==> inputs of run a <==
==> flow/design.v <==
`timescale 1ns / 1ps
module hx711driver (
    input clk,
    input reset,
    input logic ce,  
    input logic [15:0] dvsr,  
    input logic start,
    output logic [23:0] dout,
    output logic hx711_done_tick,
    output logic ready,
    output logic sclk,
    input logic hx711_in
);
typedef enum {idle, cpha_delay, p0, p1, g0, g1} state_type;
state_type state_reg;
state_type state_next;
logic p_clk;
logic [15:0] c_reg;
logic [15:0] c_next;
logic hx711_clk_reg;
logic hx711_clk_next;
logic ready_i;
logic hx711_done_tick_i;
logic [5:0] n_reg;
logic [5:0] n_next;
logic [23:0] si_reg;
logic [23:0] si_next;
always_ff @(posedge clk, posedge reset)
    if (reset) begin
        state_reg <= idle;
        si_reg <= 0;
        n_reg <= 0;
        c_reg <= 0;
        hx711_clk_reg <= 0;
    end
    else if (ce) begin
        state_reg <= state_next;
        si_reg <= si_next;
        n_reg <= n_next;
        c_reg <= c_next;
        hx711_clk_reg <= hx711_clk_next;
    end
always_comb
begin
    state_next = state_reg;  
    ready_i = 0;
    hx711_done_tick_i = 0;
    si_next = si_reg;
    n_next = n_reg;
    c_next = c_reg;
    case (state_reg)
        idle: begin
                ready_i = 1;  
                if (start & !hx711_in) begin  
                    n_next = 0;  
                    c_next =0;   
                    state_next = cpha_delay;  
                end
            end
        cpha_delay: begin
                if (c_reg==dvsr) begin  
                    state_next = p0;  
                    c_next = 0;   
                end
                else
                    c_next = c_reg + 1;  
            end
        p0: begin
                if (c_reg==dvsr) begin  
                    state_next = p1;   
                    si_next = {si_reg[22:0], hx711_in};  
                    c_next = 0;  
                end
                else
                    c_next = c_reg + 1;   
            end
        p1: begin
                if (c_reg==dvsr) begin  
                    if (n_reg==23) begin  
                        state_next = g0;  
                        c_next = 0;  
                    end
                    else begin
                        state_next = p0;   
                        n_next = n_reg + 1;   
                        c_next = 0;   
                    end
                end
                else
                    c_next = c_reg + 1;  
            end
        g0: begin
                if (c_reg==dvsr) begin  
                    state_next = g1;  
                    c_next = 0;  
                end
                else
                    c_next = c_reg + 1;   
            end
        g1: begin
                if (c_reg==dvsr) begin  
                    hx711_done_tick_i = 1;   
                    state_next = idle;   
                end
                else
                    c_next = c_reg + 1;  
            end
     endcase
end
assign ready = ready_i;
assign hx711_done_tick = hx711_done_tick_i;
assign p_clk = (state_next==p0) || (state_next == g0);
assign hx711_clk_next = p_clk;
assign dout = si_reg;
assign sclk = hx711_clk_reg;
endmodule
`timescale 1ns / 1ps
module seven_seg_driver (
    input logic clock,
    input logic reset,
    input logic [23:0] binary_in,
    output logic [7:0] segments_out,  
    output logic [7:0] anodes_out      
);
    logic [15:0] refresh_counter;
    logic refresh_tick;
    always_ff @(posedge clock, posedge reset) begin
        if (reset) begin
            refresh_counter <= '0;
            refresh_tick <= 1'b0;
        end else begin
            refresh_tick <= 1'b0;  
            if (refresh_counter == 16'd1023) begin
                refresh_counter <= '0;
                refresh_tick <= 1'b1;
            end else begin
                refresh_counter <= refresh_counter + 1;
            end
        end
    end
    logic [31:0] bcd_digits;  
    always_comb begin
        logic [23:0] bin_copy;
        logic [31:0] bcd_temp;
        bin_copy = binary_in;
        bcd_temp = '0;
        for (int i = 0; i < 24; i++) begin
            for (int j = 0; j < 8; j++) begin
                if (bcd_temp[ (j*4) +: 4 ] > 4) begin
                bcd_temp[ (j*4) +: 4 ] = bcd_temp[ (j*4) +: 4 ] + 3;
                end
            end
            {bcd_temp, bin_copy} = {bcd_temp, bin_copy} << 1;
        end
        bcd_digits = bcd_temp;  
    end
    logic [2:0] digit_selector;  
    logic [3:0] current_bcd_digit;  
    always_ff @(posedge clock, posedge reset) begin
        if (reset) begin
            digit_selector <= '0;
        end else if (refresh_tick) begin
            digit_selector <= digit_selector + 1;  
        end
    end
    always_comb begin
        case (digit_selector)
            3'd0:    current_bcd_digit = bcd_digits[3:0];    
            3'd1:    current_bcd_digit = bcd_digits[7:4];    
            3'd2:    current_bcd_digit = bcd_digits[11:8];   
            3'd3:    current_bcd_digit = bcd_digits[15:12];  
            3'd4:    current_bcd_digit = bcd_digits[19:16];  
            3'd5:    current_bcd_digit = bcd_digits[23:20];  
            3'd6:    current_bcd_digit = bcd_digits[27:24];  
            3'd7:    current_bcd_digit = bcd_digits[31:28];  
            default: current_bcd_digit = 4'b1111;          
        endcase
    end
    always_comb begin
        case (current_bcd_digit)
            4'd0:    segments_out = 8'b00000011;  
            4'd1:    segments_out = 8'b10011111;  
            4'd2:    segments_out = 8'b00100101;  
            4'd3:    segments_out = 8'b00001101;  
            4'd4:    segments_out = 8'b10011001;  
            4'd5:    segments_out = 8'b01001001;  
            4'd6:    segments_out = 8'b01000001;  
            4'd7:    segments_out = 8'b00011111;  
            4'd8:    segments_out = 8'b00000001;  
            4'd9:    segments_out = 8'b00001001;  
            default: segments_out = 8'b11111111;  
        endcase
    end
    always_comb begin
        case (digit_selector)
            3'd0:    anodes_out = 8'b11111110;  
            3'd1:    anodes_out = 8'b11111101;  
            3'd2:    anodes_out = 8'b11111011;  
            3'd3:    anodes_out = 8'b11110111;  
            3'd4:    anodes_out = 8'b11101111;  
            3'd5:    anodes_out = 8'b11011111;  
            3'd6:    anodes_out = 8'b10111111;  
            3'd7:    anodes_out = 8'b01111111;  
            default: anodes_out = 8'b11111111;  
        endcase
    end
endmodule
`timescale 1ns / 1ps
module top_nexys_a7 (
    input logic clock,       
    input logic reset,
    input logic hx711_data_in,
    output logic hx711_sclk_out,
    output logic [5:0] states_led,
    output logic [7:0] DDP,
    output logic [7:0] AN
);
    logic clock50MHz;
    always_ff @(posedge clock, posedge reset) begin
        if (reset) clock50MHz <= 0;
        else       clock50MHz <= ~clock50MHz;
    end
    logic ce_50;
    assign ce_50 = ~clock50MHz;
    logic hx711_data_sync1, hx711_data_sync2;
    always_ff @(posedge clock) begin
        if (ce_50) begin
            hx711_data_sync1 <= hx711_data_in;
            hx711_data_sync2 <= hx711_data_sync1;
        end
    end
    logic [23:0] s_hx711_raw_bits; 
    logic        s_hx711_tick;     
    hx711driver inst_hx711_driver (
        .clk(clock), 
        .reset(reset), 
        .ce(ce_50),
        .dvsr(16'd50), 
        .start(1'b1), 
        .dout(s_hx711_raw_bits), 
        .hx711_done_tick(s_hx711_tick),
        .ready(), 
        .sclk(hx711_sclk_out), 
        .hx711_in(hx711_data_sync2) 
    );
    logic signed [31:0] data_signed;
    assign data_signed = {{8{s_hx711_raw_bits[23]}}, s_hx711_raw_bits};
    logic s_tick_sync_r, s_tick_rising;
    always_ff @(posedge clock) s_tick_sync_r <= s_hx711_tick;
    assign s_tick_rising = s_hx711_tick && !s_tick_sync_r; 
    localparam int CLOCKS_PER_SECOND = 100_000;
    localparam int THRESHOLD = 50;                      
    localparam int NOISE_LIMIT = 15000; 
    int timer_1sec;
    logic signed [63:0] accumulator_sum; 
    int sample_count;
    int consecutive_outliers;
    logic signed [31:0] current_second_avg;
    logic signed [31:0] previous_second_avg;
    logic signed [31:0] display_stable_val;
    logic signed [31:0] r_sample_captured;  
    typedef enum logic [3:0] {
        ST_IDLE,          
        ST_SAMPLE_CALC,   
        ST_SAMPLE_CHECK,  
        ST_SAMPLE_ACCUM,  
        ST_PREP_DIV,      
        ST_DIVIDE,        
        ST_UPDATE,        
        ST_CLEANUP        
    } state_t;
    state_t state;
    logic [63:0] div_dividend;
    logic [63:0] div_remainder;
    logic [31:0] div_divisor;
    logic [31:0] div_quotient;
    logic [6:0]  div_counter;
    logic        div_sign_bit;
    logic signed [31:0] r_diff;
    logic [31:0] r_abs_diff;
    logic        r_is_valid_sample;
    always_ff @(posedge clock, posedge reset) begin
        if (reset) begin
            timer_1sec <= '0;
            accumulator_sum <= '0;
            sample_count <= '0;
            current_second_avg <= '0;
            previous_second_avg <= '0;
            display_stable_val <= '0;
            states_led <= '0;
            state <= ST_IDLE;
            div_dividend <= 0; 
            div_remainder <= 0; 
            div_divisor <= 0;
            div_quotient <= 0; 
            div_counter <= 0; 
            div_sign_bit <= 0;
            consecutive_outliers <= 0;
            r_sample_captured <= 0;
            r_diff <= 0;
            r_abs_diff <= 0;
            r_is_valid_sample <= 0;
        end
        else begin
            case (state)
                ST_IDLE: begin
                    if (s_tick_rising) begin
                        r_sample_captured <= data_signed;  
                        state <= ST_SAMPLE_CALC;           
                    end 
                    else if (timer_1sec == CLOCKS_PER_SECOND - 1) begin
                        timer_1sec <= 0;
                        state <= ST_PREP_DIV;
                    end 
                    else begin
                        timer_1sec <= timer_1sec + 1;
                    end
                end
                ST_SAMPLE_CALC: begin
                    if (timer_1sec != CLOCKS_PER_SECOND - 1) timer_1sec <= timer_1sec + 1;
                    r_diff <= r_sample_captured - current_second_avg;
                    state <= ST_SAMPLE_CHECK;
                end
                ST_SAMPLE_CHECK: begin
                    if (timer_1sec != CLOCKS_PER_SECOND - 1) timer_1sec <= timer_1sec + 1;
                    if (r_diff < 0) r_abs_diff <= unsigned'(-r_diff);
                    else            r_abs_diff <= unsigned'(r_diff);
                    state <= ST_SAMPLE_ACCUM;
                end
                ST_SAMPLE_ACCUM: begin
                    if (timer_1sec != CLOCKS_PER_SECOND - 1) timer_1sec <= timer_1sec + 1;
                    if (r_abs_diff < NOISE_LIMIT || current_second_avg == 0 || consecutive_outliers >= 3) begin
                        accumulator_sum <= accumulator_sum + r_sample_captured;
                        sample_count <= sample_count + 1;
                        consecutive_outliers <= 0;
                    end else begin
                        consecutive_outliers <= consecutive_outliers + 1;
                    end
                    state <= ST_IDLE;  
                end
                ST_PREP_DIV: begin
                    if (sample_count == 0) begin
                        current_second_avg <= 0;
                        state <= ST_UPDATE;
                    end else begin
                        if (accumulator_sum < 0) begin
                            div_dividend <= unsigned'(-accumulator_sum);
                            div_sign_bit <= 1'b1;
                        end else begin
                            div_dividend <= unsigned'(accumulator_sum);
                            div_sign_bit <= 1'b0;
                        end
                        div_divisor   <= unsigned'(sample_count);
                        div_remainder <= 0;
                        div_quotient  <= 0;
                        div_counter   <= 63; 
                        state <= ST_DIVIDE;
                    end
                end
                ST_DIVIDE: begin
                    div_remainder = (div_remainder << 1) | (div_dividend[div_counter]);
                    if (div_remainder >= div_divisor) begin
                        div_remainder = div_remainder - div_divisor;
                        div_quotient[div_counter] = 1'b1; 
                    end
                    if (div_counter == 0) state <= ST_UPDATE;
                    else div_counter <= div_counter - 1;
                end
                ST_UPDATE: begin
                    logic signed [31:0] temp_avg;
                    if (div_sign_bit) temp_avg = signed'(-div_quotient);
                    else              temp_avg = signed'(div_quotient);
                    current_second_avg <= temp_avg;
                    display_stable_val <= temp_avg;
                    if ((previous_second_avg - temp_avg) > THRESHOLD) states_led <= 6'b101101; 
                    else states_led <= 6'b000000;
                    state <= ST_CLEANUP;
                end
                ST_CLEANUP: begin
                    previous_second_avg <= current_second_avg;
                    accumulator_sum <= 0;
                    sample_count <= 0;
                    state <= ST_IDLE; 
                end
                default: state <= ST_IDLE;
            endcase
        end
    end
    logic [23:0] final_display_number;
    always_comb begin
        if (display_stable_val < 0) final_display_number = unsigned'(-display_stable_val);
        else                        final_display_number = unsigned'(display_stable_val);
    end
    seven_seg_driver inst_display (
        .clock(clock),                  
        .reset(reset),                
        .binary_in(final_display_number),   
        .segments_out(DDP),           
        .anodes_out(AN)               
    );
endmodule
==> flow/run.sh <==
#!/bin/bash
# the make line also repeats each setting of config.mk as NAME=value (left out here)
make -C /OpenROAD-flow-scripts/flow DESIGN_CONFIG=/design/flow/config.mk WORK_HOME=/design/flow/orfs CLKGATE_MAP_FILE= finish
==> flow/config.mk <==
export PLATFORM = sky130hd
export DESIGN_NAME = top_nexys_a7
export DESIGN_NICKNAME = top_nexys_a7
export VERILOG_FILES = /design/flow/design.v
export SDC_FILE = /design/flow/constraint.sdc
export NUM_CORES = 4
export LEC_CHECK = 0
export ABC_AREA = 1
export CAP_MARGIN = 20
export CORE_MARGIN = 2
export CORE_UTILIZATION = 72
export CTS_CLUSTER_DIAMETER = 32
export CTS_CLUSTER_SIZE = 15
export PLACE_DENSITY = 0.78
export SETUP_SLACK_MARGIN = 3.53
export SLEW_MARGIN = 20
==> flow/constraint.sdc <==
create_clock -name core_clock -period 12.7 [get_ports {clock}]
set_input_delay 2.5400 -clock core_clock [delete_from_list [all_inputs] [get_ports {clock}]]
set_output_delay 2.5400 -clock core_clock [all_outputs]
set_load 0.01 [all_outputs]
==> run b (differences from run a) <==
ABC_AREA = default   (was 1)
CORE_UTILIZATION = 66   (was 72)
CTS_CLUSTER_DIAMETER = default   (was 32)
CTS_CLUSTER_SIZE = default   (was 15)
PLACE_DENSITY = default   (was 0.78)
SETUP_SLACK_MARGIN = 5.0   (was 3.53)
==> flow/constraint.sdc (replaced) <==
create_clock -name core_clock -period 26.7 [get_ports {clock}]
set_input_delay 5.3400 -clock core_clock [delete_from_list [all_inputs] [get_ports {clock}]]
set_output_delay 5.3400 -clock core_clock [all_outputs]
set_load 0.01 [all_outputs]
==> run c (differences from run a) <==
ABC_AREA = default   (was 1)
CELL_PAD_IN_SITES_DETAIL_PLACEMENT = 0   (was default)
CORE_UTILIZATION = 44   (was 72)
CTS_CLUSTER_DIAMETER = default   (was 32)
CTS_CLUSTER_SIZE = default   (was 15)
GPL_ROUTABILITY_DRIVEN = 0   (was default)
GPL_TIMING_DRIVEN = 0   (was default)
MAX_ROUTING_LAYER = met5   (was default)
PLACE_DENSITY = 0.4   (was 0.78)
SETUP_SLACK_MARGIN = 0.92   (was 3.53)
==> flow/constraint.sdc (replaced) <==
create_clock -name core_clock -period 22.7 [get_ports {clock}]
set_input_delay 4.5400 -clock core_clock [delete_from_list [all_inputs] [get_ports {clock}]]
set_output_delay 4.5400 -clock core_clock [all_outputs]
set_load 0.01 [all_outputs]
==> impl_metrics.csv <==
group,metric,value,unit
global_route,grt_pass1_vias,42300,
logic_synthesis,ys_sh_simple,19.1,%
logic_synthesis,postSynthSeqShare,31.1,%
detailed_routing,routed.top_layer,"met4",
detailed_routing,vias,44500,
final_timing,layout_setup_ws,1080,ps
status,status,"no timing/DRC/antenna violations",
logic_synthesis,syn_avg_cell_area,8.71,um2
logic_synthesis,yosys_area,50000,um2
(the above is from run b)
==> impl_metrics.csv <==
group,metric,value,unit
job,maxCapViolCount,0,
logic_synthesis,yosys.cell_count.top_type,"dfrtp_1",
logic_synthesis,ys_sh_simple,19.1,%
logic_synthesis,yosys_area,50000,um2
final_timing,finalSetupViolCount,7,
placed_design,dp_slack,-4640,ps
logic_synthesis,postSynthSeqShare,31.1,%
layout,fin_area,59300,um2
clock_tree,cts_buffer_depth,3,
final_timing,layout_setup_ws,-2670,ps
clock_tree,clock_latency,660,ps
logic_synthesis,syn_avg_cell_area,8.71,um2
detailed_routing,antenna_left,0,
layout,nets,6372,
status,status,"failed layout checks",
global_route,grt_pass1_vias,42200,
status,so_faults,"setup timing",
pwr,power,2.36,mW
(the above is from run c)
==> impl_metrics.csv <==
group,metric,value,unit
final_timing,finalSetupViolCount,7,
logic_synthesis,postSynthSeqShare,31.7,%
status,so_faults,"setup timing",
final_timing,layout_setup_ws,-6690,ps
status,status,"failed layout checks",
logic_synthesis,ys_sh_simple,31.9,%
logic_synthesis,yosys_area,49100,um2
logic_synthesis,syn_avg_cell_area,6.88,um2
detailed_routing,vias,57000,
(the above is from run a)
Power figures rest on the tool's default switching activity, not on a simulated workload.
